==> design/flow/design.v <==
`timescale 1ns / 1ps
module debounce_one_shot(
    input CLK,
    input EN,
    input RST,
    input BTN,
    output logic DB_BTN
    );
    localparam logic [7:0] c_LOW_GOING_HIGH_CLOCKS = 8'h19;  
    localparam logic [7:0] c_HIGH_GOING_LOW_CLOCKS = 8'h33;  
    localparam logic [7:0] c_ONE_SHOT_CLOCKS       = 8'h01;  
    typedef enum { ST_init, ST_BTN_low, ST_BTN_low_to_high, ST_BTN_high, ST_BTN_high_to_low, ST_one_shot} STATES;
    STATES NS, PS;
    logic [7:0] s_db_count;
    logic s_count_rst, s_count_inc;
    always_ff @(posedge CLK) begin
        if (RST == 1'b1)
            s_db_count <= 8'h00;
        else if (EN == 1'b1) begin
            if (s_count_rst == 1'b1)
                s_db_count <= 8'h00;
            else if (s_count_inc == 1'b1)
                s_db_count <= s_db_count + 1;
        end
    end
    always_ff @(posedge CLK) begin
       if (RST == 1'b1)
           PS <= ST_init;
       else if (EN == 1'b1)
           PS <= NS; 
    end
    always_comb begin
        NS = ST_init;
        DB_BTN = 1'b0;
        s_count_rst = 1'b0;
        s_count_inc = 1'b0;
        case (PS)
            ST_init: begin           
                NS = ST_BTN_low;
                DB_BTN = 1'b0;
                s_count_rst = 1'b1;
            end
            ST_BTN_low: begin    
                if (BTN == 1'b1) begin        
                    NS = ST_BTN_low_to_high;  
                    s_count_inc = 1'b1;        
                end
                else begin
                    NS = ST_BTN_low;         
                    s_count_rst = 1'b1;
                end
            end
            ST_BTN_low_to_high: begin    
                if (BTN == 1'b1) begin   
                    if (s_db_count == c_LOW_GOING_HIGH_CLOCKS) begin 
                        NS = ST_BTN_high;
                        s_count_rst = 1'b1;
                    end
                    else begin           
                        NS = ST_BTN_low_to_high;
                        s_count_inc = 1'b1;
                    end
                end
                else begin               
                    NS = ST_BTN_low;
                    s_count_rst = 1'b1;
                end
            end
            ST_BTN_high: begin           
                if (BTN == 1'b1) begin 
                    NS = ST_BTN_high;
                    s_count_rst = 1'b1;
                end
                else begin               
                    NS = ST_BTN_high_to_low;
                    s_count_inc = 1'b1;
                end
            end
            ST_BTN_high_to_low: begin
                if (BTN == 1'b0) begin   
                    if (s_db_count == c_HIGH_GOING_LOW_CLOCKS) begin 
                        NS = ST_one_shot;
                        s_count_rst = 1'b1;
                    end
                    else begin           
                        NS = ST_BTN_high_to_low;
                        s_count_inc = 1'b1;
                    end
                end
                else begin               
                    NS = ST_BTN_high;
                    s_count_rst = 1'b1;
                end 
            end
            ST_one_shot: begin   
                if (s_db_count == c_ONE_SHOT_CLOCKS) begin  
                    NS = ST_init;
                    s_count_rst = 1'b1;
                    DB_BTN = 1'b0;
                end
                else begin               
                    NS = ST_one_shot;
                    s_count_inc = 1'b1;
                    DB_BTN = 1'b1;
                end
            end
            default: begin               
                NS = ST_init;
                s_count_rst = 1'b1;
                s_count_inc = 1'b0;
                DB_BTN = 1'b0;
            end
        endcase
    end
endmodule
`timescale 1ns / 1ps
module position_mover(   
    input RBTN,  
    input LBTN,  
    input clock,
    input en,
    input reset,
    input rst,
    output [2:0] columnPosition
    );
    logic [2:0] position;
    always_ff @(posedge clock) begin
        if (reset)
            position <= 3'b011;
        else if (!en)
            position <= position;
        else if (rst)
            position <= 3'b011;
        else begin
            if(RBTN && !LBTN && position < 6)        
                position <= position + 1;
            else if (LBTN && !RBTN && position > 0)  
                position <= position - 1;
        end
    end   
    assign columnPosition = position;  
endmodule
`timescale 1ns / 1ps
module game_state(
    input clock,
    input en,                                
    input reset,                             
    input rst,                               
    input select,                            
    input [2:0] columnPosition,
    output logic [7:0][7:0] green_grid,        
    output logic [7:0][7:0] blue_grid        
    );
    reg turn;     
    always_ff @ (posedge clock) begin 
        if (reset)
            turn <= 0;
        else if (!en)
            turn <= turn;
        else if (rst)                                 
            turn <= 0;
        else begin
            if (select)                          
                turn <= ~turn;
        end
    end
    reg [7:0] topRow;
    always_comb begin
        case (columnPosition)
            3'b000: topRow = 8'b01111111;                
            3'b001: topRow = 8'b10111111;                
            3'b010: topRow = 8'b11011111;
            3'b011: topRow = 8'b11101111;
            3'b100: topRow = 8'b11110111;
            3'b101: topRow = 8'b11111011;
            3'b110: topRow = 8'b11111101;
            default: topRow = 8'b11111111;
        endcase;
    end
    reg [6:0][2:0] columnCount;                  
    always_ff @ (posedge clock) begin
        if (reset) begin
            for(int i = 0; i < 7; i ++) begin 
                columnCount[i] <= 3'b000; 
            end
        end
        else if (!en) begin
        end
        else if (rst) begin                                 
            for(int i = 0; i < 7; i ++) begin 
                columnCount[i] <= 3'b000; 
            end
        end    
        else begin
            if(select && columnCount[columnPosition] < 5)   
                columnCount[columnPosition] <= columnCount[columnPosition] + 1;
        end
    end
    always_ff @ (posedge clock) begin
      if (reset) begin
        for(int i = 0; i < 8; i++) begin
            green_grid[i] <= 8'b11111111;
            blue_grid[i] <= 8'b11111111;
        end
      end
      else if (en) begin
        case (turn)
            (1'b0): begin 
                    green_grid[0] <= topRow;
                    blue_grid[0] <= 8'b11111111;
             end
            (1'b1): begin
                blue_grid[0] <= topRow;
                green_grid[0] <= 8'b11111111;
             end
        endcase
        if (rst) begin                           
            for(int i = 1; i < 8; i++) begin
                green_grid[i] <= 8'b11111111;
                blue_grid[i] <= 8'b11111111;
            end
        end 
        else begin
            if (select) begin                    
                case (turn)
                    (1'b0):  green_grid[7 - columnCount[columnPosition]][7 - columnPosition] <= 1'b0; 
                    (1'b1): blue_grid[7 - columnCount[columnPosition]][7 - columnPosition] <= 1'b0;
                endcase
            end
        end
      end
    end
endmodule
`timescale 1ns / 1ps
module matrix_driver(
    input clock,  
    input en,
    input reset,
    input [7:0][7:0] green_grid, blue_grid,        
    output logic [7:0] green_driver, blue_driver, row_driver    
    );
    logic [2:0] count;                           
    always_ff @ (posedge clock) begin
        if (reset)
            count <= 3'b000;
        else if (en)
            count <= count + 3'b001;
    end
    always @ (*)  begin                           
        case (count)                             
            3'b000: row_driver = 8'b00000001;        
            3'b001: row_driver = 8'b00000010;       
            3'b010: row_driver = 8'b00000100;
            3'b011: row_driver = 8'b00001000;
            3'b100: row_driver = 8'b00010000;
            3'b101: row_driver = 8'b00100000;
            3'b110: row_driver = 8'b01000000;
            3'b111: row_driver = 8'b10000000;
            default: row_driver = 8'b00000000;
        endcase
    end
    assign green_driver = green_grid[count];         
    assign blue_driver = blue_grid[count];
endmodule
`timescale 1ns / 1ps
module connect_four(
    input clock,
    input reset,                        
    input rbtn, lbtn, mbtn, bbtn,
    output logic [7:0] row, greenColumn, blueColumn  
    );
    logic inter_clock, db_mbtn, db_bbtn, db_lbtn, db_rbtn;
    logic [7:0][7:0] blue_gridTest, green_gridTest;
    logic [2:0] position;
    logic [7:0] topRow;
    clk_div MYCLOCK (
        .clk(clock),
        .reset(reset),
        .sclk(inter_clock)
    );   
    debounce_one_shot debouncer1 (
        .CLK(clock),
        .EN(inter_clock),
        .RST(reset),
        .BTN(mbtn),
        .DB_BTN(db_mbtn)
    );
    debounce_one_shot debouncer2 (
        .CLK(clock),
        .EN(inter_clock),
        .RST(reset),
        .BTN(bbtn),
        .DB_BTN(db_bbtn)
    );
    debounce_one_shot debouncer3 (   
        .CLK(clock),
        .EN(inter_clock),
        .RST(reset),
        .BTN(rbtn),
        .DB_BTN(db_rbtn)
    );
    debounce_one_shot debouncer4 (   
        .CLK(clock),
        .EN(inter_clock),
        .RST(reset),
        .BTN(lbtn),
        .DB_BTN(db_lbtn)
    );
    position_mover mover(
        .RBTN(db_rbtn),
        .LBTN(db_lbtn),
        .rst(db_bbtn),
        .clock(clock),
        .en(inter_clock),
        .reset(reset),
        .columnPosition(position)
    );
    game_state game(
        .clock(clock),
        .en(inter_clock),
        .reset(reset),
        .rst(db_bbtn),
        .select(db_mbtn),
        .columnPosition(position),
        .green_grid(green_gridTest),
        .blue_grid(blue_gridTest)
    );
    matrix_driver driver (
        .clock(clock),
        .en(inter_clock),
        .reset(reset),
        .blue_grid(blue_gridTest),
        .green_grid(green_gridTest),
        .green_driver(greenColumn),
        .blue_driver(blueColumn),
        .row_driver(row)
    );
endmodule
module clk_div (
    input clk,
    input reset,
    output sclk
    );
  localparam integer MAX_COUNT = 60; 
  integer div_cnt;
  reg tmp_clk; 
   always @ (posedge clk)              
   begin
         if (reset)
         begin
            tmp_clk <= 0;
            div_cnt <= 0;
         end else if (div_cnt == MAX_COUNT) 
         begin
            tmp_clk <= ~tmp_clk; 
            div_cnt <= 0;
         end else
            div_cnt <= div_cnt + 1;  
   end 
   assign sclk = (div_cnt == MAX_COUNT) && !tmp_clk; 
endmodule
==> design/flow/run.sh <==
#!/bin/bash
# the make line also repeats each setting of config.mk as NAME=value (left out here)
make -C /OpenROAD-flow-scripts/flow DESIGN_CONFIG=/design/flow/config.mk WORK_HOME=/design/flow/orfs CLKGATE_MAP_FILE= finish
==> design/flow/config.mk <==
export PLATFORM = sky130hd
export DESIGN_NAME = connect_four
export DESIGN_NICKNAME = connect_four
export VERILOG_FILES = /design/flow/design.v
export SDC_FILE = /design/flow/constraint.sdc
export NUM_CORES = 4
export LEC_CHECK = 0
export ABC_AREA = 0
export CAP_MARGIN = 20
export CORE_MARGIN = 2
export CORE_UTILIZATION = 70
export CTS_CLUSTER_SIZE = 22
export PLACE_DENSITY = 0.64
export SETUP_SLACK_MARGIN = 0.39
export SLEW_MARGIN = 20
==> design/flow/constraint.sdc <==
create_clock -name core_clock -period 2.85 [get_ports {clock}]
set_input_delay 0.5700 -clock core_clock [delete_from_list [all_inputs] [get_ports {clock}]]
set_output_delay 0.5700 -clock core_clock [all_outputs]
set_load 0.01 [all_outputs]
==> run notes, run 1 <==
Implementation results. Looking at area per cell type in the netlist, the leader is sky130_fd_sc_hd__dfxtp_1. H-tree level count landed at 1. Mux cell area share after synthesis landed at 0.09373. The main area contributors are sky130_fd_sc_hd__dfxtp_1 41%, sky130_fd_sc_hd__mux4_2 6.3%, sky130_fd_sc_hd__a21oi_1 5.9%.

At the floorplan stage, the core utilization is reported as 0.7126. For this design, the CTS-stage hold fixing added 0 buffers. Maximum clock path buffer count landed at 3. After synthesis, the most frequently instantiated cells are 253 x sky130_fd_sc_hd__dfxtp_1, 182 x sky130_fd_sc_hd__nor2_1, 144 x sky130_fd_sc_hd__a21oi_1.

Chip area landed at 18560 um^2. Die boundary height landed at 136.2 um. The initialized floorplan defines 48 standard-cell rows. Instance tally after logic synthesis landed at 1372. Post-synthesis instance area landed at 12240 um^2. Post-detailed-placement half-perimeter wirelength landed at 22890 um. Of the total synthesized cell area, the portion taken by AND, OR, NAND and NOR gates is 0.2161. For reference, the post-synthesis area per instance comes to 8.922 um^2. Sorting the synthesis cell report by count puts at the top sky130_fd_sc_hd__dfxtp_1. Among the non-sequential cells, simple AND/OR/NAND/NOR gates take the most area. The tree is rooted in a sky130_fd_sc_hd__clkbuf_16. Once synthesis finished, the tally of register bits stood at 253.

Routability congestion estimate from global placement landed at 0.9820. Among all flip-flop cells after synthesis, the most frequent one is sky130_fd_sc_hd__dfxtp_1. In this run, synthesis inferred 0 flip-flops with an integrated enable. It got as far as global routing and failed there.

In this run, the synthesized area fraction spent on xor and xnor cells is recorded as 0.02862. The number of nets handed over by synthesis was 1399. In the Yosys report the total cell count is 1372. Number of placed I/O pins landed at 30.

After synthesis, the share of flip-flops with an asynchronous set or reset is 0. Area reported by Yosys stat landed at 12240 um^2. Die outline width landed at 136.2 um. Warnings reported by Yosys during synthesis add up to 5. CTS saw 253 sinks. As logged by OpenROAD, the buffers inserted on ports number 29. The area fraction of the largest cell type after synthesis is 0.4138. Of the synthesized area, sequential elements account for 0.4138. The core region is 17180 um^2.

In this run, CTS created clock tree buffers numbering 26. Share of synthesized cell area in full adder, half adder and majority cells landed at 0.02147. Number of library cell types mapped by synthesis landed at 80. In this run, the synthesized area fraction spent on AND-OR/OR-AND gates is recorded as 0.1850.

The flow did not finish.
stage by stage:
step	cells	setup slack (ns)	TNS [ns]	cell area (um^2)	utilization
2_1_floorplan	1372	-0.1256	-4.262	12550	-
3_3_place_gp	1649	-0.07758	-0.6276	13560	0.7894
3_5_place_dp	1649	-0.1319	-4.993	13560	0.7894
4_1_cts	1741	0.08791	0	15570	0.9066
repair_timing:
item,4_1_cts
endpoints found under the setup margin,182
gates cloned,3
buffers inserted,41
pin swaps,52
resized,228
==> run 2, diff against run 1 <==
- ABC_AREA: 0 -> default
- CTS_CLUSTER_SIZE: 22 -> 35
- PLACE_DENSITY: 0.64 -> 0.6
- SETUP_SLACK_MARGIN: 0.39 -> default
- clock period: 2.85 -> 4.0 ns (I/O delays scaled with it)
==> run notes, run 2 <==
Status on the layout run. Run status: complete, no violations (was stopped before the end). The number of buffers inserted for hold repair after clock tree synthesis was 0 (unchanged). The leading cell type by number of instances after synthesis is sky130_fd_sc_hd__dfxtp_1 (unchanged). Highest achievable clock rate landed at 270.2 MHz. Hold analysis shows the worst path with a depth of 1. The area fraction in xor and xnor cells came to 0.02862 (unchanged). The STA report counts the stages on the worst setup path as 11.

Transition time at the pin with the least slew margin landed at 0.9597 ns. Number of clock buffers inserted by TritonCTS landed at 26 (unchanged). Via count of the first global-routing pass landed at 10.05k.

Filler cell count in the final layout landed at 1172. In this run, power in flip-flops and latches comes to 2.52 mW. The die outline width is 136.2 um (unchanged). Register bit total from synthesis landed at 253 (unchanged).

STA shows the worst min-delay path finishing at game.green_grid[0]$_SDFFE_PP1P_. Routability congestion estimate from global placement landed at 1.003 (was 0.9820). Number of hold violations in the final report landed at 0. The instance tally after logic synthesis is 1372 (unchanged).

The number of placed I/O pins was 30 (unchanged). The launch point of the worst min-delay path is recorded as game.green_grid[0]$_SDFFE_PP1P_. In the final design database the tool counted 1407 nets.

Final setup TNS landed at 0 ns. The proportion of synthesized chip area in sequential cells was 0.4138 (unchanged). The root buffer cell is sky130_fd_sc_hd__clkbuf_16 (unchanged). Die boundary height landed at 136.2 um (unchanged). Looking at the group totals, the largest power group turns out to be sequential cells. Across all setup checks in the final design, the least slack found is 0.2992 ns.

Area fraction of the dominant cell type after synthesis landed at 0.4138 (unchanged). Among all stages on the critical path, the largest delay is contributed by sky130_fd_sc_hd__dfxtp_1. The capture point of the worst register-to-register path is recorded as game.green_grid[49]$_SDFFE_PP1P_. Among all stages on the critical path, the maximum delay recorded is 0.72 ns. The routed layout has 10.63k vias. Chip area landed at 18560 um^2 (unchanged). The launch point of the critical path was reported as mover.position[2]$_SDFFE_PP0P_.

The area reported by Yosys stat was 12240 um^2 (unchanged). Worst path arrival time landed at 4.09 ns. The report lists the cells along the critical path as mux4_2 > inv_2 > ha_1 > nand2_1 > nor3_1 > ha_1 > buf_4 > nor3_1 > a32o_1 > nor4b_4 > a21oi_1. The number of clock sinks seen by CTS is 253 (unchanged). Switching part of the total power landed at 0.2097. Post-route non-filler standard cell count landed at 1624. According to the report, the first pass of detailed routing completed in 5 iterations. The max-slew check reports its worst relative slack as 0.3593. The mux cell area share after synthesis was 0.09373 (unchanged). Number of inserted diodes landed at 0.

The worst-case IR drop observed on VDD is 371.2 uV. Share of the clock period used by the worst path after layout landed at 0.9252. The share of synthesized cell area in full adder, half adder and majority cells was 0.02147 (unchanged). Post-synthesis to final-layout area growth landed at 11.51%. The OpenROAD report gives the critical path a required time of 4.39 ns. Summed over the clock group, the power is 2.50 mW. Average cell area after synthesis landed at 8.922 um^2 (unchanged). Initial detailed-routing violation count landed at 813. The count of buffers added by post-CTS timing repair for setup came to 0 (was 41). The and-or/or-and share of the synthesized area came to 0.1850 (unchanged). The count of input and output buffers is 29 (unchanged). The number of library cell types mapped by synthesis is 80 (unchanged). The post-synthesis instance area was 12240 um^2 (unchanged). The maximum clock path buffer count is 3 (unchanged). Power spent charging and discharging nets landed at 1.072 mW.

The commonest register cell after synthesis is sky130_fd_sc_hd__dfxtp_1 (unchanged). Initial antenna violation count landed at 0. Reg-to-reg setup timing slack landed at 0.30 ns. H-tree level count landed at 1 (unchanged). STA lists the startpoint of the worst register-to-register path as mover.position[2]$_SDFFE_PP0P_. Combinational power for this build is 0.0881 mW.

TritonCTS built the clock tree. The top logic cell family in the synthesized netlist is simple AND/OR/NAND/NOR gates (unchanged). Of the total power, registers draw 0.494. The script logs the mean routed wire length per placed instance as 19.35 um.

Per the OpenROAD power report, leakage power amounts to 4.767 nW. STA classifies the critical path endpoint as a register. Worst-case reg-to-reg path depth landed at 11. Most frequent cells after synthesis: 253 x sky130_fd_sc_hd__dfxtp_1, 182 x sky130_fd_sc_hd__nor2_1, 144 x sky130_fd_sc_hd__a21oi_1 (unchanged). Power spread over the standard cell area amounts to 374.5 nW/um^2. Largest net degree at the start of global routing landed at 68. The worst setup slack before clock tree synthesis was 0.2264 ns (was -0.1319 ns). Number of vias per cell after detailed routing landed at 6.543.

Number of rows created at floorplan landed at 48 (unchanged). Post-synthesis net count landed at 1399 (unchanged). The simple-gate share of the synthesized area came to 0.2161 (unchanged). The post-detailed-placement half-perimeter wirelength came to 21240 um (was 22890 um). Worst slack on hold paths landed at 0.4518 ns. In the power breakdown, the internal column shows 4.039 mW. Remaining design rule violation count landed at 0. The post-synth tally of flip-flops with integrated enable was 0 (unchanged). According to the timing report, the critical path is captured at game.green_grid[49]$_SDFFE_PP1P_. Post-route clock skew landed at 0.01338 ns. The share of total power dissipated in combinational logic is 0.017. The number of placed cells counting well taps came to 1577 (was 1649). The starting density of the core is 0.7126 (unchanged). Residual antenna-violating net count after detailed routing landed at 0. The registers of the reported paths see a clock transition of 0.06 ns. The first global-routing pass estimated 50550 um of wire. Clock network latency to the later pin of the worst-skew pair landed at 0.54 ns. The top cell type by total area after synthesis is sky130_fd_sc_hd__dfxtp_1 (unchanged). Counting both buffers and inverters, the worst setup path holds a total of 2. Remaining global-route overflow landed at 0.

Of the total power, the clock network draws 0.489. Per the detailed-route log, wirelength across all metal layers totals 31430 um. Core outline area landed at 17180 um^2 (unchanged). Number of pins exceeding their max-slew limit in the final report landed at 0. OpenROAD warning count landed at 37.

Broken down by cell family, the worst path's largest delay share belongs to simple AND/OR/NAND/NOR gates. Setup repair after global routing left no endpoint under its margin. Largest cells by area: sky130_fd_sc_hd__dfxtp_1 41%, sky130_fd_sc_hd__mux4_2 6.3%, sky130_fd_sc_hd__a21oi_1 5.9% (unchanged). Final-report setup violation count landed at 0. Overall routing resource usage recorded by global route was 0.3395. Overall power consumption landed at 5.111 mW. STA classifies the critical path startpoint as a register. Per the timing report, the biggest fanout along the worst path comes to 18. Count of instantiated cells in the yosys netlist landed at 1372 (unchanged). Note that the worst hold path type here is reg -> reg. In the setup report, the worst path falls into the class reg -> reg. The worst path in the final design needs a cycle of 3.701 ns, including I/O delays and setup. The async set or reset register ratio after synthesis is 0 (unchanged). The warning count from the yosys run is 5 (unchanged). The number of maximum-capacitance violations recorded for the run is 0.
==> run 2: through the flow <==
stage,util,cell area [um^2]
floorplan,-,12240
global placement,0.7419,12740
detailed placement,0.7419,12740
CTS,0.7946,13650
global route,0.7947,13650
finish,0.7947,13650
==> run 2: layer usage <==
layer  global-route usage  wire, um  share of wire  up-vias
met5                    0         0              0        -
met4               0.1476      1035          0.033        0
met3              0.05742      2362          0.075      100
met2               0.5408     14880           0.47      427
met1               0.4571     13150           0.42     5089
li1                     -         -              -     5010
==> run 2: final cells by class <==
cell class                      count  area, um^2  share of cell area
Sequential cell                   253        5069              0.3713
Timing Repair Buffer               67       608.1             0.04455
Clock buffer                       38       785.8             0.05757
Tap cell                          225       281.5             0.02063
Inverter                           26       97.59            0.007150
Multi-Input combinational cell   1006        6689              0.4901
Clock inverter                      9       118.9            0.008708
==> run 2: what timing repair did <==
item,in CTS,in global routing
resized,0,1
endpoints found under the setup margin,0,44
hold endpoints to repair,0,0
==> run 3, diff against run 2 <==
- ABC_AREA: default -> 1
- CORE_UTILIZATION: 70 -> 72
- CTS_CLUSTER_DIAMETER: default -> 394
- CTS_CLUSTER_SIZE: 35 -> default
- SETUP_SLACK_MARGIN: default -> 0.16
- TNS_END_PERCENT: default -> 5
- clock period: 4.0 -> 2.85 ns (I/O delays scaled with it)
==> run notes, run 3 <==
Status on the layout run. Run status: finished with violations (was complete, no violations). The violated checks flagged are setup timing. The proportion of synthesized chip area in sequential cells is 0.3777 (was 0.4138). The initial antenna violation count was 0 (unchanged). The number of rows created at floorplan is 49 (was 48).

The root buffer cell was sky130_fd_sc_hd__clkbuf_16 (unchanged). Highest achievable clock rate landed at 341.4 MHz. Post-route clock skew landed at 0.01223 ns (was 0.01338 ns). Power spent charging and discharging nets landed at 1.655 mW (was 1.072 mW). The filler cell count in the final layout is 1233 (was 1172).

Largest net degree at the start of global routing landed at 55 (was 68). Reg-to-reg setup timing slack landed at 0.08 ns (was 0.30 ns). The post-synth tally of flip-flops with integrated enable is 0 (unchanged).

The tally of max-capacitance violations is 0 (unchanged). The chip area came to 19730 um^2 (was 18560 um^2). The met1 track demand over resource in global routing came to 0.4742 (was 0.4571). The average cell area after synthesis is 6.828 um^2 (was 8.922 um^2). The initial detailed-routing violation count came to 1359 (was 813). Maximum VDD drop landed at 441.7 uV (was 371.2 uV). Number of buffers inserted for hold repair after clock tree synthesis landed at 0 (unchanged). The worst hold path depth came to 3 (was 1).

Combinational logic power landed at 0.211 mW (was 0.0881 mW). The footprint of the flip-flops and latches came to 5076 um^2 (was 5069 um^2). The number of library cell types mapped by synthesis is 59 (was 80). Share of the clock period used by the worst path after layout landed at 1.028 (was 0.9252).

Worst-case reg-to-reg path depth landed at 18 (was 11). Die outline width landed at 140.5 um (was 136.2 um). The register bit total from synthesis was 253 (unchanged). Met3 track demand over resource landed at 0.07624 (was 0.05742). The number of pins exceeding their max-slew limit in the final report came to 0 (unchanged). The share of power burned in combinational logic came to 0.029 (was 0.017). The power dissipated in the clock network was 3.58 mW (was 2.50 mW). The capture endpoint of the worst hold path was debouncer3.s_db_count[6]$_SDFFE_PP0P_ (was game.green_grid[0]$_SDFFE_PP1P_). The static leakage power was 6.433 nW (was 4.767 nW). Number of inserted diodes landed at 0 (unchanged). The final setup TNS came to -0.1821 ns (was 0 ns). The OpenROAD warning count came to 39 (was 37). Residual antenna-violating net count after detailed routing landed at 0 (unchanged). The slowest stage cell on the critical path is sky130_fd_sc_hd__clkdlybuf4s50_1 (was sky130_fd_sc_hd__dfxtp_1). Top fanout value on the critical path landed at 51 (was 18). Post-detailed-placement half-perimeter wirelength landed at 25260 um (was 21240 um). Count of instantiated cells in the yosys netlist landed at 1964 (was 1372). The critical hold path startpoint is reset (was game.green_grid[0]$_SDFFE_PP1P_). Unrepaired setup endpoints after global routing: true (was false). The transition time at the pin with the least slew margin is 0.7131 ns (was 0.9597 ns). The worst hold path class is in -> reg (was reg -> reg). The number of placed I/O pins was 30 (unchanged). The layer with the highest usage after global routing is met2 (unchanged). The top logic cell family in the synthesized netlist is simple AND/OR/NAND/NOR gates (unchanged).

The sequential group power was 3.55 mW (was 2.52 mW). The worst path buffer plus inverter count is 3 (was 2). Smallest setup slack after layout landed at -0.07882 ns (was 0.2992 ns). The and-or/or-and share of the synthesized area was 0.1761 (was 0.1850). Via count of the first global-routing pass landed at 13.05k (was 10.05k). The top cell type by total area after synthesis was sky130_fd_sc_hd__dfxtp_1 (unchanged). Instance tally after logic synthesis landed at 1964 (was 1372). The worst path arrival time was 2.36 ns (was 4.09 ns). Simple-gate share of the synthesized area landed at 0.2864 (was 0.2161). Critical path depth in cells landed at 7 (was 11). Largest cells by area: sky130_fd_sc_hd__dfxtp_1 38%, sky130_fd_sc_hd__nand2_1 12%, sky130_fd_sc_hd__inv_1 8.2% (was sky130_fd_sc_hd__dfxtp_1 41%, sky130_fd_sc_hd__mux4_2 6.3%, sky130_fd_sc_hd__a21oi_1 5.9%). Number of clock sinks seen by CTS landed at 253 (unchanged).

The area after detailed placement was 13950 um^2 (was 12740 um^2). For the finished layout, the period the worst path requires is 2.929 ns. Count of TritonRoute iterations in the first routing pass landed at 6 (was 5). The post-synthesis instance area is 13410 um^2 (was 12240 um^2). The fraction of the core area covered by cells at the end of the flow came to 0.8309 (was 0.7947). The main power-consuming group is clock (was sequential cells). The number of vias per cell after detailed routing was 6.133 (was 6.543).

H-tree level count landed at 1 (unchanged). The launch point of the worst path is driver.count[0]$_SDFFE_PP0P_ (was mover.position[2]$_SDFFE_PP0P_). The routed length per placed instance is 17.61 um (was 19.35 um). Warning count from the yosys run landed at 5 (unchanged). Most frequent cells after synthesis: 414 x sky130_fd_sc_hd__nand2_1, 292 x sky130_fd_sc_hd__inv_1, 253 x sky130_fd_sc_hd__dfxtp_1 (was 253 x sky130_fd_sc_hd__dfxtp_1, 182 x sky130_fd_sc_hd__nor2_1, 144 x sky130_fd_sc_hd__a21oi_1).

The area fraction of the dominant cell type after synthesis was 0.3777 (was 0.4138). Internal power landed at 5.689 mW (was 4.039 mW). The remaining design rule violation count was 0 (unchanged).

The post-route cell area was 15080 um^2 (was 13650 um^2). The area fraction in xor and xnor cells came to 0.02239 (was 0.02862). Number of nets in the final layout landed at 2007 (was 1407). Remaining global-route overflow landed at 0 (unchanged). The worst setup slack before clock tree synthesis is 0.1002 ns (was 0.2264 ns). The async set or reset register ratio after synthesis came to 0 (unchanged).

The mux cell area share after synthesis was 0 (was 0.09373). The maximum clock path buffer count came to 3 (unchanged). Met2 layer usage reported by global route landed at 0.6483 (was 0.5408). The post-synthesis net count was 1991 (was 1399). The critical path required time came to 2.28 ns (was 4.39 ns). The power per standard cell area is 487.0 nW/um^2 (was 374.5 nW/um^2). The endpoint kind of the worst setup timing path was an output port (was register).

The critical register-to-register path endpoint is game.green_grid[51]$_SDFFE_PP1P_ (was game.green_grid[49]$_SDFFE_PP1P_). Final-report setup violation count landed at 3 (was 0). The total via count after detailed routing was 13.66k (was 10.63k).

The kind of start point of the critical path was a register (unchanged). The critical path class was reg -> out (was reg -> reg). Switching part of the total power landed at 0.2254 (was 0.2097).

The post-detailed-routing wire length is 39230 um (was 31430 um). Number of hold violations in the final report landed at 0 (unchanged). Clock network latency to the later pin of the worst-skew pair landed at 0.55 ns (was 0.54 ns).

The first-pass GRT wire length is 62930 um (was 50550 um). The routability congestion estimate from global placement was 1.009 (was 1.003). Area reported by Yosys stat landed at 13410 um^2 (was 12240 um^2). Share of synthesized cell area in full adder, half adder and majority cells landed at 0.01959 (was 0.02147).

The clock tree from TritonCTS was built (unchanged). The launching point of the worst reg2reg path is mover.position[0]$_SDFFE_PP1P_ (was mover.position[2]$_SDFFE_PP0P_). The biggest cell delay along the critical path came to 0.52 ns (was 0.72 ns). Core outline area landed at 18150 um^2 (was 17180 um^2).

The proportion of power drawn by the clock network came to 0.488 (was 0.489). The global router's overall resource usage was 0.3847 (was 0.3395). The die boundary height came to 140.5 um (was 136.2 um).

CTS clock-pin slew for the worst setup and hold paths landed at 0.06 ns (about the same). The sequential power share was 0.483 (was 0.494). Count of input and output buffers landed at 29 (unchanged). Number of clock buffers inserted by TritonCTS landed at 27 (was 26). The starting density of the core was 0.7390 (was 0.7126). The combinational gate area was 6953 um^2 (was 6689 um^2). The post-synthesis to final-layout area growth came to 12.44% (was 11.51%). The kind of cell with the highest combined delay on the critical path is buffers and inverters (was simple AND/OR/NAND/NOR gates). The leading cell type by number of instances after synthesis is sky130_fd_sc_hd__nand2_1 (was sky130_fd_sc_hd__dfxtp_1). The capture point of the worst path is blueColumn[5] (was game.green_grid[49]$_SDFFE_PP1P_). The commonest register cell after synthesis was sky130_fd_sc_hd__dfxtp_1 (unchanged).

Cells along the critical path: inv_2 > buf_12 > nand2_1 > o21ai_0 > a221oi_1 > a31oi_1 > clkdlybuf4s50_1 (was mux4_2 > inv_2 > ha_1 > nand2_1 > nor3_1 > ha_1 > buf_4 > nor3_1 > a32o_1 > nor4b_4 > a21oi_1). Worst-case headroom to the max-slew limit landed at 0.5196 (was 0.3593).
-- run 3: area by class of cell --
type | count | share of cell area
clock inverters | 13 | 0.01046
well taps | 229 | 0.01900
flip-flops and latches | 253 | 0.3367
multi-input cells | 1316 | 0.4611
clock buffers | 35 | 0.04879
repair buffers | 77 | 0.04763
inverters | 305 | 0.07634
-- run 3: stage by stage --
| stage | power [mW] | cells | hold slack (ns) |
|---|---|---|---|
| 3_5_place_dp | 3.827 | 2179 | 0.4284 |
| 6_report | 7.344 | 2228 | 0.4324 |
| 2_1_floorplan | 3.754 | 1964 | 0.4114 |
| 4_1_cts | 7.320 | 2227 | 0.4245 |
| 5_1_grt | 7.473 | 2228 | 0.4387 |
| 3_3_place_gp | 3.823 | 2179 | 0.4226 |
-- run 3: layer usage --
| metal | part of all wire | up-vias |
|---|---|---|
| li1 | - | 6456 |
| met1 | 0.39 | 6211 |
| met2 | 0.46 | 807 |
| met3 | 0.10 | 190 |
| met4 | 0.051 | 0 |
| met5 | 0 | - |
-- run 3: timing repair --
item,in CTS,in global routing
endpoints found under the setup margin,68,149
gates resized,30,59
pin swaps,5,27
setup buffers,0,1
==> run 4, diff against run 3 <==
- ABC_AREA: 1 -> 0
- CTS_CLUSTER_DIAMETER: 394 -> default
- CTS_CLUSTER_SIZE: default -> 22
- SETUP_SLACK_MARGIN: 0.16 -> 0.36
- TNS_END_PERCENT: 5 -> default
==> run notes, run 4 <==
Implementation results. Area fraction in xor and xnor cells landed at 0.02862 (was 0.02239). Die boundary height landed at 134.4 um (was 140.5 um). The proportion of synthesized chip area in sequential cells is 0.4138 (was 0.3777). The worst setup slack before clock tree synthesis is -0.1427 ns (was 0.1002 ns). Largest cells by area: sky130_fd_sc_hd__dfxtp_1 41%, sky130_fd_sc_hd__mux4_2 6.3%, sky130_fd_sc_hd__a21oi_1 5.9% (was sky130_fd_sc_hd__dfxtp_1 38%, sky130_fd_sc_hd__nand2_1 12%, sky130_fd_sc_hd__inv_1 8.2%). Area after detailed placement landed at 13590 um^2 (was 13950 um^2). The warning count from the yosys run is 5 (unchanged). Run status: stopped before the end (was finished with violations). Post-synth tally of flip-flops with integrated enable landed at 0 (unchanged). Routability congestion estimate from global placement landed at 1.026 (was 1.009). Register bit total from synthesis landed at 253 (unchanged). Instance tally after logic synthesis landed at 1372 (was 1964). Die outline width landed at 134.4 um (was 140.5 um). The number of rows created at floorplan is 47 (was 49). The number of library cell types mapped by synthesis was 80 (was 59). The mux cell area share after synthesis is 0.09373 (was 0).

The chip area is 18060 um^2 (was 19730 um^2). The tool reported: "[ERROR DPL-0038] Utilization greater than 100%, impossible to legalize". The starting density of the core is 0.7381 (was 0.7390). The commonest register cell after synthesis is sky130_fd_sc_hd__dfxtp_1 (unchanged). Count of input and output buffers landed at 29 (unchanged).

Most frequent cells after synthesis: 253 x sky130_fd_sc_hd__dfxtp_1, 182 x sky130_fd_sc_hd__nor2_1, 144 x sky130_fd_sc_hd__a21oi_1 (was 414 x sky130_fd_sc_hd__nand2_1, 292 x sky130_fd_sc_hd__inv_1, 253 x sky130_fd_sc_hd__dfxtp_1). Number of clock sinks seen by CTS landed at 253 (unchanged). Number of clock buffers inserted by TritonCTS landed at 27 (unchanged). The post-synthesis net count came to 1399 (was 1991). The area reported by Yosys stat was 12240 um^2 (was 13410 um^2). The top logic cell family in the synthesized netlist was simple AND/OR/NAND/NOR gates (unchanged). Number of placed I/O pins landed at 30 (unchanged). The top cell type by total area after synthesis is sky130_fd_sc_hd__dfxtp_1 (unchanged). The H-tree level count came to 1 (unchanged).

Simple-gate share of the synthesized area landed at 0.2161 (was 0.2864). Count of instantiated cells in the yosys netlist landed at 1372 (was 1964). The post-detailed-placement half-perimeter wirelength was 23230 um (was 25260 um). The async set or reset register ratio after synthesis was 0 (unchanged). The average cell area after synthesis came to 8.922 um^2 (was 6.828 um^2).

The post-synthesis instance area is 12240 um^2 (was 13410 um^2). The share of synthesized cell area in full adder, half adder and majority cells was 0.02147 (was 0.01959). It got as far as global routing and failed there. Maximum clock path buffer count landed at 3 (unchanged). Core outline area landed at 16580 um^2 (was 18150 um^2). And-or/or-and share of the synthesized area landed at 0.1850 (was 0.1761). The root buffer cell was sky130_fd_sc_hd__clkbuf_16 (unchanged). Area fraction of the dominant cell type after synthesis landed at 0.4138 (was 0.3777). The leading cell type by number of instances after synthesis is sky130_fd_sc_hd__dfxtp_1 (was sky130_fd_sc_hd__nand2_1).
## run 4: through the flow
stage,instances,util
floorplan,1372,-
global placement,1645,0.8192
detailed placement,1645,0.8192
CTS,1753,0.9390
## run 4: what timing repair did
item                                   4_1_cts
endpoints found under the hold margin        0
hold buffers                                 0
gates resized                              201
pin swaps                                   49
setup buffers                               56
gates cloned                                 2
setup endpoints to repair                  164
==> run 5, diff against run 4 <==
- ABC_AREA: 0 -> 1
- CELL_PAD_IN_SITES_DETAIL_PLACEMENT: default -> 2
- CELL_PAD_IN_SITES_GLOBAL_PLACEMENT: default -> 3
- CORE_UTILIZATION: 72 -> 40
- CTS_CLUSTER_DIAMETER: default -> 100
- CTS_CLUSTER_SIZE: 22 -> 19
- GPL_ROUTABILITY_DRIVEN: default -> 1
- GPL_TIMING_DRIVEN: default -> 1
- HOLD_SLACK_MARGIN: default -> 0.19
- MIN_ROUTING_LAYER: default -> met2
- PLACE_DENSITY: 0.6 -> default
- SETUP_SLACK_MARGIN: 0.36 -> 0.3
- SLEW_MARGIN: 20 -> 10
- TNS_END_PERCENT: default -> 65
- clock period: 2.85 -> 6.23 ns (I/O delays scaled with it)
==> run notes, run 5 <==
Status on the layout run. Run status: complete, no violations (was stopped before the end). The most critical setup path has its startpoint at driver.count[1]$_SDFFE_PP0P_. Initial detailed-routing violation count landed at 2860. Across all layers, the routed design uses 18.31k vias. Cell internal power was estimated by the tool at 2.154 mW. STA classifies the critical path startpoint as a register. Power per standard cell area landed at 200.3 nW/um^2. In this design, the largest share of critical-path delay is due to buffers and inverters. Number of nets in the final layout landed at 1965. Per STA, the endpoint of the critical path is greenColumn[5]. The routability congestion estimate from global placement came to 0.8459 (was 1.026).

Share of the clock period used by the worst path after layout landed at 0.7760. Hold analysis lists the worst path endpoint as game.green_grid[24]$_SDFFE_PP1P_. The post-synth tally of flip-flops with integrated enable was 0 (unchanged). Via count of the first global-routing pass landed at 20.60k. Summed over all sequential cells, the power is 1.62 mW. The setup path with the least slack is of type reg -> out. Number of clock sinks seen by CTS landed at 253 (unchanged). Number of inserted diodes landed at 0. The core outline area was 33280 um^2 (was 16580 um^2).

The flow measured a signed area growth from synthesis to layout of 7.594%. Reg-to-reg setup timing slack landed at 1.80 ns. The switching portion of total power comes to 0.2545. Number of gates given a new drive strength after cts landed at 0 (was 201). Share of synthesized cell area in full adder, half adder and majority cells landed at 0.01959 (was 0.02147). The wire length recorded after detailed routing is 50140 um. Per the final report, max-transition violations number 0.

The number of clock buffers inserted by TritonCTS is 17 (was 27). Async set or reset register ratio after synthesis landed at 0 (unchanged). The area after detailed placement is 13940 um^2 (was 13590 um^2). The leading cell type by number of instances after synthesis was sky130_fd_sc_hd__nand2_1 (was sky130_fd_sc_hd__dfxtp_1). Area fraction in xor and xnor cells landed at 0.02239 (was 0.02862). The count of input and output buffers was 29 (unchanged). The leakage component of the power was reported as 6.049 nW. Along the worst path, the maximum fanout reaches 26. For this run, design rule violations remaining after detail routing come to 0.

Simple-gate share of the synthesized area landed at 0.2864 (was 0.2161). Chip area landed at 35010 um^2 (was 18060 um^2). The layout stage reports a final design area of 14430 um^2. The die outline width is 187.1 um (was 134.4 um). Walking the worst path, the cells encountered are buf_4 > inv_1 > buf_4 > o21ai_0 > o21ai_0 > nor2_1 > a31oi_1 > clkdlybuf4s50_1. Maximum VDD drop landed at 142.2 uV.

The warning count from the yosys run is 5 (unchanged). The run reported a max-capacitance violation count of 0. Post-route non-filler standard cell count landed at 2389. Combinational logic power landed at 0.0995 mW.

Remaining global-route overflow landed at 0. The count of buffers added by post-CTS timing repair for setup is 0 (was 56). Post-detailed-placement half-perimeter wirelength landed at 33450 um (was 23230 um). Post-synthesis instance area landed at 13410 um^2 (was 12240 um^2). The and-or/or-and share of the synthesized area is 0.1761 (was 0.1850).

Biggest cell delay along the critical path landed at 0.75 ns. Number of placed I/O pins landed at 30 (unchanged). After routing, the total negative slack on setup checks comes to 0 ns. The clock arrives with 0.01879 ns of skew.

Power spent charging and discharging nets landed at 0.7354 mW. Number of vias per cell after detailed routing landed at 7.665. Proportion of power drawn by the clock network landed at 0.404. Routed length per placed instance landed at 20.99 um. The share of total power dissipated in combinational logic is 0.034. Register bit total from synthesis landed at 253 (unchanged).

Worst slack on hold paths landed at 0.4516 ns. Setup repair after global routing left no endpoint under its margin. The average cell area after synthesis came to 6.828 um^2 (was 8.922 um^2). The group that draws the most power in this run is sequential cells. Most frequent cells after synthesis: 414 x sky130_fd_sc_hd__nand2_1, 292 x sky130_fd_sc_hd__inv_1, 253 x sky130_fd_sc_hd__dfxtp_1 (was 253 x sky130_fd_sc_hd__dfxtp_1, 182 x sky130_fd_sc_hd__nor2_1, 144 x sky130_fd_sc_hd__a21oi_1). The launch point of the worst min-delay path is recorded as game.green_grid[24]$_SDFFE_PP1P_. The stage logs contain a warning count of 39. Global router's overall resource usage landed at 0.4264. Worst hold path depth landed at 2. Count of instantiated cells in the yosys netlist landed at 1964 (was 1372).

Worst-case reg-to-reg path depth landed at 16. The detail route stage leaves a number of antenna-violating nets equal to 0. The highest clock rate this design can be run at is 206.8 MHz.

The proportion of synthesized chip area in sequential cells is 0.3777 (was 0.4138). Clock network latency to the later pin of the worst-skew pair landed at 0.54 ns. The H-tree level count is 1 (unchanged). The smallest clock period supported by the final layout is computed as 4.835 ns. The number of buffers inserted for hold repair after clock tree synthesis is 0 (unchanged). Data on the critical path arrives at its endpoint at 3.59 ns.

The top logic cell family in the synthesized netlist was simple AND/OR/NAND/NOR gates (unchanged). Initial antenna violation count landed at 0. The timing report notes that buffer and inverter cells on the critical path total 4. Critical path required time landed at 4.98 ns.

The area fraction of the dominant cell type after synthesis is 0.3777 (was 0.4138). The startpoint identified for the worst register-to-register timing path is mover.position[0]$_SDFFE_PP1P_. Power dissipated in the clock network landed at 1.17 mW.

Final-report setup violation count landed at 0. Maximum clock path buffer count landed at 3 (unchanged). The slowest stage of the critical path is the sky130_fd_sc_hd__inv_1 cell. In this run the worst hold path is classified as reg -> reg. First-pass GRT wire length landed at 79210 um.

The number of placed cells counting well taps was 2366 (was 1645). The commonest register cell after synthesis is sky130_fd_sc_hd__dfxtp_1 (unchanged). The root buffer cell was sky130_fd_sc_hd__clkbuf_16 (unchanged). The mux cell area share after synthesis came to 0 (was 0.09373).

Area reported by Yosys stat landed at 13410 um^2 (was 12240 um^2). The post-synthesis net count came to 1991 (was 1399). STA lists the endpoint of the worst register-to-register path as game.green_grid[24]$_SDFFE_PP1P_. STA classifies the critical path endpoint as an output port. TritonCTS built the clock tree. The max-slew check reports its worst relative slack as 0.3225. The top cell type by total area after synthesis is sky130_fd_sc_hd__dfxtp_1 (unchanged). Largest net degree at the start of global routing landed at 73. Number of library cell types mapped by synthesis landed at 59 (was 80). CTS clock-pin slew for the worst setup and hold paths landed at 0.09 ns.

The timing report lists the critical path depth as 8 cells. Starting density of the core landed at 0.4029 (was 0.7381). Largest cells by area: sky130_fd_sc_hd__dfxtp_1 38%, sky130_fd_sc_hd__nand2_1 12%, sky130_fd_sc_hd__inv_1 8.2% (was sky130_fd_sc_hd__dfxtp_1 41%, sky130_fd_sc_hd__mux4_2 6.3%, sky130_fd_sc_hd__a21oi_1 5.9%). The instance tally after logic synthesis was 1964 (was 1372). Die boundary height landed at 187.1 um (was 134.4 um). Transition time at the pin with the least slew margin landed at 1.015 ns. Number of rows created at floorplan landed at 67 (was 47).

Number of hold violations in the final report landed at 0. The power report attributes to the sequential group a share of 0.561. The first detailed-routing pass took 6 iterations. Measured on the finished design, the core utilization comes to 0.4336.
## run 5: per-layer routing
layer	vias up	global-route usage	routed length [um]
li1	6302	-	-
met1	6302	-	0
met2	5206	0.5546	26080
met3	497	0.5377	19510
met4	4	0.05525	4455
met5	-	0.05082	94
## run 5: per-stage QoR
step | total power, mW | setup WS (ns)
CTS | 2.875 | 1.630
global placement | 1.749 | 2.183
detailed placement | 1.751 | 2.113
floorplan | 1.717 | 3.563
global route | 2.960 | 1.307
finish | 2.889 | 1.395
## run 5: area by class of cell
| cell class | instances | area (um^2) |
|---|---|---|
| timing repair buffer | 45 | 417.9 |
| clock buffer | 20 | 446.7 |
| tap | 448 | 560.5 |
| fill | 4085 | 18850 |
| inverter | 305 | 1149 |
| multi-input combinational | 1316 | 6769 |
| sequential | 253 | 5066 |
| clock inverter | 2 | 20.02 |
==> run 6, diff against run 5 <==
- ABC_AREA: 1 -> default
- CELL_PAD_IN_SITES_DETAIL_PLACEMENT: 2 -> 1
- CELL_PAD_IN_SITES_GLOBAL_PLACEMENT: 3 -> 2
- CORE_ASPECT_RATIO: default -> 0.55
- CORE_MARGIN: 2 -> 6
- CORE_UTILIZATION: 40 -> 44
- CTS_CLUSTER_DIAMETER: 100 -> 219
- CTS_CLUSTER_SIZE: 19 -> default
- GPL_ROUTABILITY_DRIVEN: 1 -> default
- HOLD_SLACK_MARGIN: 0.19 -> default
- MAX_ROUTING_LAYER: default -> met4
- PLACE_DENSITY_LB_ADDON: default -> 0.3
- SETUP_SLACK_MARGIN: 0.3 -> default
- SLEW_MARGIN: 10 -> 20
- TNS_END_PERCENT: 65 -> 40
- clock period: 6.23 -> 7.81 ns (I/O delays scaled with it)
==> run notes, run 6 <==
Status on the layout run. Final-report setup violation count landed at 0 (unchanged). Fraction of the core area covered by cells at the end of the flow landed at 0.5071 (was 0.4336). The combinational logic power came to 0.0478 mW (was 0.0995 mW). Cells along the critical path: buf_4 > mux2_2 > a21oi_2 > and2_1 > inv_1 > ha_1 > nand2_1 > nor3_1 > ha_1 > inv_1 > nor3_1 > a32o_1 > nor4b_4 > a21oi_1 (was buf_4 > inv_1 > buf_4 > o21ai_0 > o21ai_0 > nor2_1 > a31oi_1 > clkdlybuf4s50_1). The critical hold path startpoint was game.blue_grid[0]$_SDFFE_PP1P_ (was game.green_grid[24]$_SDFFE_PP1P_).

Power dissipated in the clock network landed at 1.28 mW (was 1.17 mW). Post-synth tally of flip-flops with integrated enable landed at 0 (unchanged). The clock tree from TritonCTS was built (unchanged). The post-route non-filler standard cell count is 1745 (was 2389). Biggest cell delay along the critical path landed at 0.68 ns (was 0.75 ns).

Post-synthesis net count landed at 1399 (was 1991). Post-synthesis instance area landed at 12240 um^2 (was 13410 um^2). Number of clock sinks seen by CTS landed at 253 (unchanged). The global router's overall resource usage was 0.4231 (was 0.4264). The worst setup slack before clock tree synthesis came to 3.227 ns (was 2.113 ns). Area after detailed placement landed at 12720 um^2 (was 13940 um^2). The post-synthesis to final-layout area growth came to 11.07% (was 7.594%). Chip area landed at 32150 um^2 (was 35010 um^2). The power spent charging and discharging nets came to 0.6032 mW (was 0.7354 mW). Footprint of the flip-flops and latches landed at 5069 um^2 (was 5066 um^2).

Via count of the first global-routing pass landed at 16.49k (was 20.60k). The sequential group power is 1.29 mW (was 1.62 mW). The OpenROAD warning count came to 35 (was 39). The launch point of the worst path was mover.position[0]$_SDFFE_PP1P_ (was driver.count[1]$_SDFFE_PP0P_).

The count of TritonRoute iterations in the first routing pass was 15 (was 6). Final setup TNS landed at 0 ns (unchanged). The endpoint kind of the worst setup timing path is a register (was output port). Combinational gate area landed at 6716 um^2 (was 6769 um^2). Largest net degree at the start of global routing landed at 63 (was 73). Static leakage power landed at 4.619 nW (was 6.049 nW). The total via count after detailed routing was 14.70k (was 18.31k).

The number of buffers inserted for hold repair after clock tree synthesis was 0 (unchanged). Routability congestion estimate from global placement landed at 0.9933 (was 0.8459). Die boundary height landed at 135.7 um (was 187.1 um). The leading cell type by number of instances after synthesis is sky130_fd_sc_hd__dfxtp_1 (was sky130_fd_sc_hd__nand2_1). The top fanout value on the critical path was 29 (was 26). Number of library cell types mapped by synthesis landed at 80 (was 59). The worst hold path depth came to 1 (was 2).

Most frequent cells after synthesis: 253 x sky130_fd_sc_hd__dfxtp_1, 182 x sky130_fd_sc_hd__nor2_1, 144 x sky130_fd_sc_hd__a21oi_1 (was 414 x sky130_fd_sc_hd__nand2_1, 292 x sky130_fd_sc_hd__inv_1, 253 x sky130_fd_sc_hd__dfxtp_1). Proportion of synthesized chip area in sequential cells landed at 0.4138 (was 0.3777). The post-route cell area came to 13600 um^2 (was 14430 um^2).

Highest achievable clock rate landed at 203.2 MHz. Maximum VDD drop landed at 132.0 uV (was 142.2 uV). The smallest setup slack after layout came to 2.889 ns (was 1.395 ns).

Count of buffers added by post-CTS timing repair for setup landed at 0 (unchanged). Critical path required time landed at 8.20 ns (was 4.98 ns). The number of placed I/O pins was 30 (unchanged).

Number of placed cells counting well taps landed at 1698 (was 2366). The async set or reset register ratio after synthesis came to 0 (unchanged). The post-detailed-routing wire length was 42700 um (was 50140 um). H-tree level count landed at 1 (unchanged). Remaining global-route overflow landed at 0 (unchanged).

The main power-consuming group is sequential cells (unchanged). The critical register-to-register path endpoint is game.green_grid[21]$_SDFFE_PP1P_ (was game.green_grid[24]$_SDFFE_PP1P_). The filler cell count in the final layout came to 3111 (was 4085). The top cell type by total area after synthesis was sky130_fd_sc_hd__dfxtp_1 (unchanged). Number of gates given a new drive strength after cts landed at 0 (unchanged). Clock network latency to the later pin of the worst-skew pair landed at 0.57 ns (was 0.54 ns). The root buffer cell was sky130_fd_sc_hd__clkbuf_16 (unchanged). Worst slack on hold paths landed at 0.4500 ns (was 0.4516 ns). Power per standard cell area landed at 192.6 nW/um^2 (was 200.3 nW/um^2). The number of hold violations in the final report was 0 (unchanged). Count of input and output buffers landed at 29 (unchanged). The and-or/or-and share of the synthesized area was 0.1850 (was 0.1761). The slowest stage cell on the critical path is sky130_fd_sc_hd__nor4b_4 (was sky130_fd_sc_hd__inv_1). Initial antenna violation count landed at 0 (unchanged). Maximum clock path buffer count landed at 3 (unchanged). Initial detailed-routing violation count landed at 2376 (was 2860).

The number of nets in the final layout is 1385 (was 1965). The worst-case reg-to-reg path depth is 14 (was 16). Worst-case headroom to the max-slew limit landed at 0.3322 (was 0.3225). Register bit total from synthesis landed at 253 (unchanged).

The proportion of power drawn by the clock network is 0.488 (was 0.404). The warning count from the yosys run was 5 (unchanged). Area fraction of the dominant cell type after synthesis landed at 0.4138 (was 0.3777).

The number of rows created at floorplan came to 44 (was 67). The area reported by Yosys stat is 12240 um^2 (was 13410 um^2). The instance tally after logic synthesis was 1372 (was 1964).

The reg-to-reg setup timing slack was 2.89 ns (was 1.80 ns). Post-route clock skew landed at 0.02372 ns (was 0.01879 ns). The area fraction in xor and xnor cells was 0.02862 (was 0.02239).

Tally of max-capacitance violations landed at 0 (unchanged). The kind of start point of the critical path was a register (unchanged). Sequential power share landed at 0.493 (was 0.561). Run status: complete, no violations (unchanged). Core outline area landed at 26810 um^2 (was 33280 um^2). Transition time at the pin with the least slew margin landed at 0.9963 ns (was 1.015 ns).

Number of clock buffers inserted by TritonCTS landed at 24 (was 17). The routed length per placed instance is 24.47 um (was 20.99 um). Unrepaired setup endpoints after global routing: false (unchanged). Post-detailed-placement half-perimeter wirelength landed at 27300 um (was 33450 um). The critical path class is reg -> reg (was reg -> out). Mux cell area share after synthesis landed at 0.09373 (was 0). Share of synthesized cell area in full adder, half adder and majority cells landed at 0.02147 (was 0.01959). The kind of cell with the highest combined delay on the critical path is simple AND/OR/NAND/NOR gates (was buffers and inverters). The worst path in the final design needs a cycle of 4.921 ns, including I/O delays and setup. The remaining design rule violation count came to 0 (unchanged).

The simple-gate share of the synthesized area was 0.2161 (was 0.2864). The worst path arrival time is 5.31 ns (was 3.59 ns). The worst hold path class was reg -> reg (unchanged). The CTS clock-pin slew for the worst setup and hold paths came to 0.07 ns (was 0.09 ns).

The average cell area after synthesis came to 8.922 um^2 (was 6.828 um^2). Count of instantiated cells in the yosys netlist landed at 1372 (was 1964). The top logic cell family in the synthesized netlist is simple AND/OR/NAND/NOR gates (unchanged). Internal power landed at 2.015 mW (was 2.154 mW). The first-pass GRT wire length came to 67230 um (was 79210 um). The overall power consumption is 2.618 mW (was 2.889 mW). Switching part of the total power landed at 0.2304 (was 0.2545).

Share of power burned in combinational logic landed at 0.018 (was 0.034). Die outline width landed at 236.9 um (was 187.1 um). The launching point of the worst reg2reg path was mover.position[0]$_SDFFE_PP1P_ (unchanged).

Number of pins exceeding their max-slew limit in the final report landed at 0 (unchanged). The starting density of the core was 0.4566 (was 0.4029). Largest cells by area: sky130_fd_sc_hd__dfxtp_1 41%, sky130_fd_sc_hd__mux4_2 6.3%, sky130_fd_sc_hd__a21oi_1 5.9% (was sky130_fd_sc_hd__dfxtp_1 38%, sky130_fd_sc_hd__nand2_1 12%, sky130_fd_sc_hd__inv_1 8.2%). The commonest register cell after synthesis was sky130_fd_sc_hd__dfxtp_1 (unchanged). The share of the clock period used by the worst path after layout was 0.6301 (was 0.7760). The number of vias per cell after detailed routing came to 8.425 (was 7.665). Residual antenna-violating net count after detailed routing landed at 0 (unchanged). The capture endpoint of the worst hold path is game.blue_grid[0]$_SDFFE_PP1P_ (was game.green_grid[24]$_SDFFE_PP1P_). The critical path depth in cells came to 14 (was 8). The capture point of the worst path is game.green_grid[21]$_SDFFE_PP1P_ (was greenColumn[5]). Worst path buffer plus inverter count landed at 3 (was 4).
run 6: area by class of cell:
class,count,share of cell area
tap,368,0.03387
sequential,253,0.3728
clock inverter,8,0.009479
multi-input combinational,1006,0.4940
inverter,26,0.007178
antenna,3,0.0005522
clock buffer,34,0.05062
timing repair buffer,47,0.03147
run 6: layer usage:
| layer | global-route usage | up-vias | part of all wire |
|---|---|---|---|
| met3 | 0.6105 | 454 | 0.47 |
| li1 | - | 4925 | - |
| met1 | - | 4975 | 0 |
| met5 | - | - | 0 |
| met4 | 0.1166 | 0 | 0.078 |
| met2 | 0.4281 | 4347 | 0.45 |
==> run 7, diff against run 6 <==
- ABC_AREA: default -> 0
- CELL_PAD_IN_SITES_DETAIL_PLACEMENT: 1 -> 0
- CELL_PAD_IN_SITES_GLOBAL_PLACEMENT: 2 -> 0
- CORE_MARGIN: 6 -> 2
- CORE_UTILIZATION: 44 -> 72
- CTS_CLUSTER_DIAMETER: 219 -> 90
- CTS_CLUSTER_SIZE: default -> 13
- MAX_ROUTING_LAYER: met4 -> default
- MIN_ROUTING_LAYER: met2 -> default
- PLACE_DENSITY_LB_ADDON: 0.3 -> 0.08
- clock period: 7.81 -> 2.74 ns (I/O delays scaled with it)
==> run notes, run 7 <==
Status on the layout run. The clock tree from TritonCTS is built (unchanged). The worst hold path class was reg -> reg (unchanged). Largest cells by area: sky130_fd_sc_hd__dfxtp_1 41%, sky130_fd_sc_hd__mux4_2 6.3%, sky130_fd_sc_hd__a21oi_1 5.9% (unchanged). The commonest register cell after synthesis is sky130_fd_sc_hd__dfxtp_1 (unchanged). Sequential power share landed at 0.540 (was 0.493). The top cell type by total area after synthesis is sky130_fd_sc_hd__dfxtp_1 (unchanged).

Area reported by Yosys stat landed at 12240 um^2 (unchanged). Number of library cell types mapped by synthesis landed at 80 (unchanged). The reg-to-reg setup timing slack came to -0.42 ns (was 2.89 ns). Post-synthesis net count landed at 1399 (unchanged). The main power-consuming group is sequential cells (unchanged).

Post-synth tally of flip-flops with integrated enable landed at 0 (unchanged). Post-synthesis instance area landed at 12240 um^2 (unchanged). The OpenROAD warning count was 39 (was 35). Count of input and output buffers landed at 29 (unchanged). Number of clock buffers inserted by TritonCTS landed at 23 (was 24).

Count of TritonRoute iterations in the first routing pass landed at 10 (was 15). The time the worst path needs with I/O delays and setup came to 3.161 ns (was 4.921 ns). Share of power burned in combinational logic landed at 0.022 (was 0.018).

Number of nets in the final layout landed at 1517 (was 1385). The remaining design rule violation count came to 0 (unchanged). Worst path arrival time landed at 3.57 ns (was 5.31 ns). Static leakage power landed at 5.399 nW (was 4.619 nW). First-pass GRT wire length landed at 62310 um (was 67230 um). Internal power landed at 5.214 mW (was 2.015 mW). The critical path class is reg -> reg (unchanged). Fraction of the core area covered by cells at the end of the flow landed at 0.9117 (was 0.5071). The async set or reset register ratio after synthesis was 0 (unchanged).

Proportion of synthesized chip area in sequential cells landed at 0.4138 (unchanged). The number of pins exceeding their max-slew limit in the final report came to 0 (unchanged). Die boundary height landed at 100.7 um (was 135.7 um).

Smallest setup slack after layout landed at -0.4207 ns (was 2.889 ns). Mux cell area share after synthesis landed at 0.09373 (unchanged). Core outline area landed at 16680 um^2 (was 26810 um^2).

The number of rows created at floorplan was 35 (was 44). Number of buffers inserted for hold repair after clock tree synthesis landed at 0 (unchanged). The number of vias per cell after detailed routing was 7.748 (was 8.425). Share of the clock period used by the worst path after layout landed at 1.154 (was 0.6301). Post-detailed-routing wire length landed at 48970 um (was 42700 um). The average cell area after synthesis was 8.922 um^2 (unchanged). The capture point of the worst path is game.blue_grid[1]$_SDFFE_PP1P_ (was game.green_grid[21]$_SDFFE_PP1P_). Sequential group power landed at 3.68 mW (was 1.29 mW). The critical path depth in cells is 11 (was 14). The post-route clock skew is 0.02833 ns (was 0.02372 ns). The area fraction in xor and xnor cells came to 0.02862 (unchanged). Area fraction of the dominant cell type after synthesis landed at 0.4138 (unchanged). The launching point of the worst reg2reg path was mover.position[0]$_SDFFE_PP1P_ (unchanged). The footprint of the flip-flops and latches was 5079 um^2 (was 5069 um^2). A clean result was blocked by setup timing.

Die outline width landed at 179.8 um (was 236.9 um). Instance tally after logic synthesis landed at 1372 (unchanged). The slowest stage cell on the critical path was sky130_fd_sc_hd__o21ai_1 (was sky130_fd_sc_hd__nor4b_4). Cells along the critical path: buf_6 > buf_4 > buf_4 > buf_6 > ha_1 > buf_4 > inv_1 > o21ai_1 > nand2_1 > and3_2 > a221oi_1 (was buf_4 > mux2_2 > a21oi_2 > and2_1 > inv_1 > ha_1 > nand2_1 > nor3_1 > ha_1 > inv_1 > nor3_1 > a32o_1 > nor4b_4 > a21oi_1). The warning count from the yosys run was 5 (unchanged).

The initial antenna violation count was 4 (was 0). The via count of the first global-routing pass came to 11.13k (was 16.49k). The count of instantiated cells in the yosys netlist was 1372 (unchanged). The capture endpoint of the worst hold path was game.green_grid[0]$_SDFFE_PP1P_ (was game.blue_grid[0]$_SDFFE_PP1P_). Worst hold path depth landed at 1 (unchanged). The biggest cell delay along the critical path is 0.41 ns (was 0.68 ns). Final-report setup violation count landed at 150 (was 0). The worst-case reg-to-reg path depth was 11 (was 14).

The worst setup slack before clock tree synthesis came to -0.3162 ns (was 3.227 ns). Post-synthesis to final-layout area growth landed at 24.28% (was 11.07%). Power dissipated in the clock network landed at 2.98 mW (was 1.28 mW).

Most frequent cells after synthesis: 253 x sky130_fd_sc_hd__dfxtp_1, 182 x sky130_fd_sc_hd__nor2_1, 144 x sky130_fd_sc_hd__a21oi_1 (unchanged). Filler cell count in the final layout landed at 633 (was 3111). The worst-case headroom to the max-slew limit was 0.4122 (was 0.3322).

The endpoint kind of the worst setup timing path was a register (unchanged). Post-detailed-placement half-perimeter wirelength landed at 25050 um (was 27300 um). CTS clock-pin slew for the worst setup and hold paths landed at 0.08 ns (was 0.07 ns). The root buffer cell is sky130_fd_sc_hd__clkbuf_16 (unchanged).

The maximum VDD drop is 406.3 uV (was 132.0 uV). The global router's overall resource usage came to 0.4346 (was 0.4231). Total via count after detailed routing landed at 13.30k (was 14.70k). The transition time at the pin with the least slew margin came to 0.8750 ns (was 0.9963 ns). H-tree level count landed at 1 (unchanged). The residual antenna-violating net count after detailed routing is 0 (unchanged). The launch point of the worst path is mover.position[0]$_SDFFE_PP1P_ (unchanged).

The switching part of the total power was 0.2346 (was 0.2304). Maximum clock path buffer count landed at 3 (unchanged). Highest achievable clock rate landed at 316.4 MHz (was 203.2 MHz). Worst path buffer plus inverter count landed at 6 (was 3).

Power per standard cell area landed at 447.9 nW/um^2 (was 192.6 nW/um^2). The most numerous cell type found on the critical path is sky130_fd_sc_hd__buf_4. The critical path required time came to 3.15 ns (was 8.20 ns). The share of synthesized cell area in full adder, half adder and majority cells came to 0.02147 (unchanged).

The kind of cell with the highest combined delay on the critical path was buffers and inverters (was simple AND/OR/NAND/NOR gates). The number of clock sinks seen by CTS is 253 (unchanged). The kind of start point of the critical path is a register (unchanged).

The and-or/or-and share of the synthesized area was 0.1850 (unchanged). Combinational logic power landed at 0.153 mW (was 0.0478 mW). The simple-gate share of the synthesized area is 0.2161 (unchanged). The power spent charging and discharging nets came to 1.598 mW (was 0.6032 mW). Chip area landed at 18110 um^2 (was 32150 um^2). The largest net degree at the start of global routing is 89 (was 63).

Clock network latency to the later pin of the worst-skew pair landed at 0.55 ns (was 0.57 ns). The critical hold path startpoint was game.green_grid[0]$_SDFFE_PP1P_ (was game.blue_grid[0]$_SDFFE_PP1P_). The proportion of power drawn by the clock network is 0.437 (was 0.488). The register bit total from synthesis was 253 (unchanged).

Starting density of the core landed at 0.7336 (was 0.4566). The top logic cell family in the synthesized netlist was simple AND/OR/NAND/NOR gates (unchanged). Number of hold violations in the final report landed at 0 (unchanged). The leading cell type by number of instances after synthesis is sky130_fd_sc_hd__dfxtp_1 (unchanged).

The critical register-to-register path endpoint was game.blue_grid[1]$_SDFFE_PP1P_ (was game.green_grid[21]$_SDFFE_PP1P_). Number of placed I/O pins landed at 30 (unchanged). The tally of max-capacitance violations is 0 (unchanged). Unrepaired setup endpoints after global routing: true (was false). Routability congestion estimate from global placement landed at 0.9878 (was 0.9933). The combinational gate area is 7402 um^2 (was 6716 um^2). Top fanout value on the critical path landed at 10 (was 29).

Run status: finished with violations (was complete, no violations). Initial detailed-routing violation count landed at 2965 (was 2376). The routed length per placed instance came to 28.54 um (was 24.47 um).

Remaining global-route overflow landed at 0 (unchanged).
-- run 7: timing repair --
action | in CTS | in global routing
pin swaps | 22 | 39
setup endpoints to repair | 138 | 165
gates resized | 116 | 111
cloned | 1 | 0
buffers inserted | 17 | 19
-- run 7: through the flow --
step	TNS (ns)	cell area (um^2)	cells	hold slack, ns	power [mW]
finish	-23.56	15210	1716	0.4611	6.813
global route	-25.85	15210	1714	0.4735	6.880
CTS	-0.9988	14590	1695	0.4626	6.646
detailed placement	-16.37	13580	1654	0.4454	3.902
global placement	-6.619	13580	1654	0.4284	3.898
floorplan	-12.73	12440	1372	0.4105	3.860
-- run 7: per-layer routing --
layer | GRT usage | wire (um)
met5 | 0 | 49
met4 | 0.1445 | 4295
met3 | 0.1463 | 8312
met2 | 0.6434 | 19510
met1 | 0.6016 | 16800
-- run 7: layout make-up --
type / instances / share of cell area
clock inverter: 2 / 0.001152
timing repair buffer: 180 / 0.1148
clock buffer: 23 / 0.03784
multi-input combinational: 1006 / 0.4866
inverter: 26 / 0.006827
tap: 222 / 0.01826
antenna: 4 / 0.0006580
sequential: 253 / 0.3339
Power and IR drop assume default switching activity.
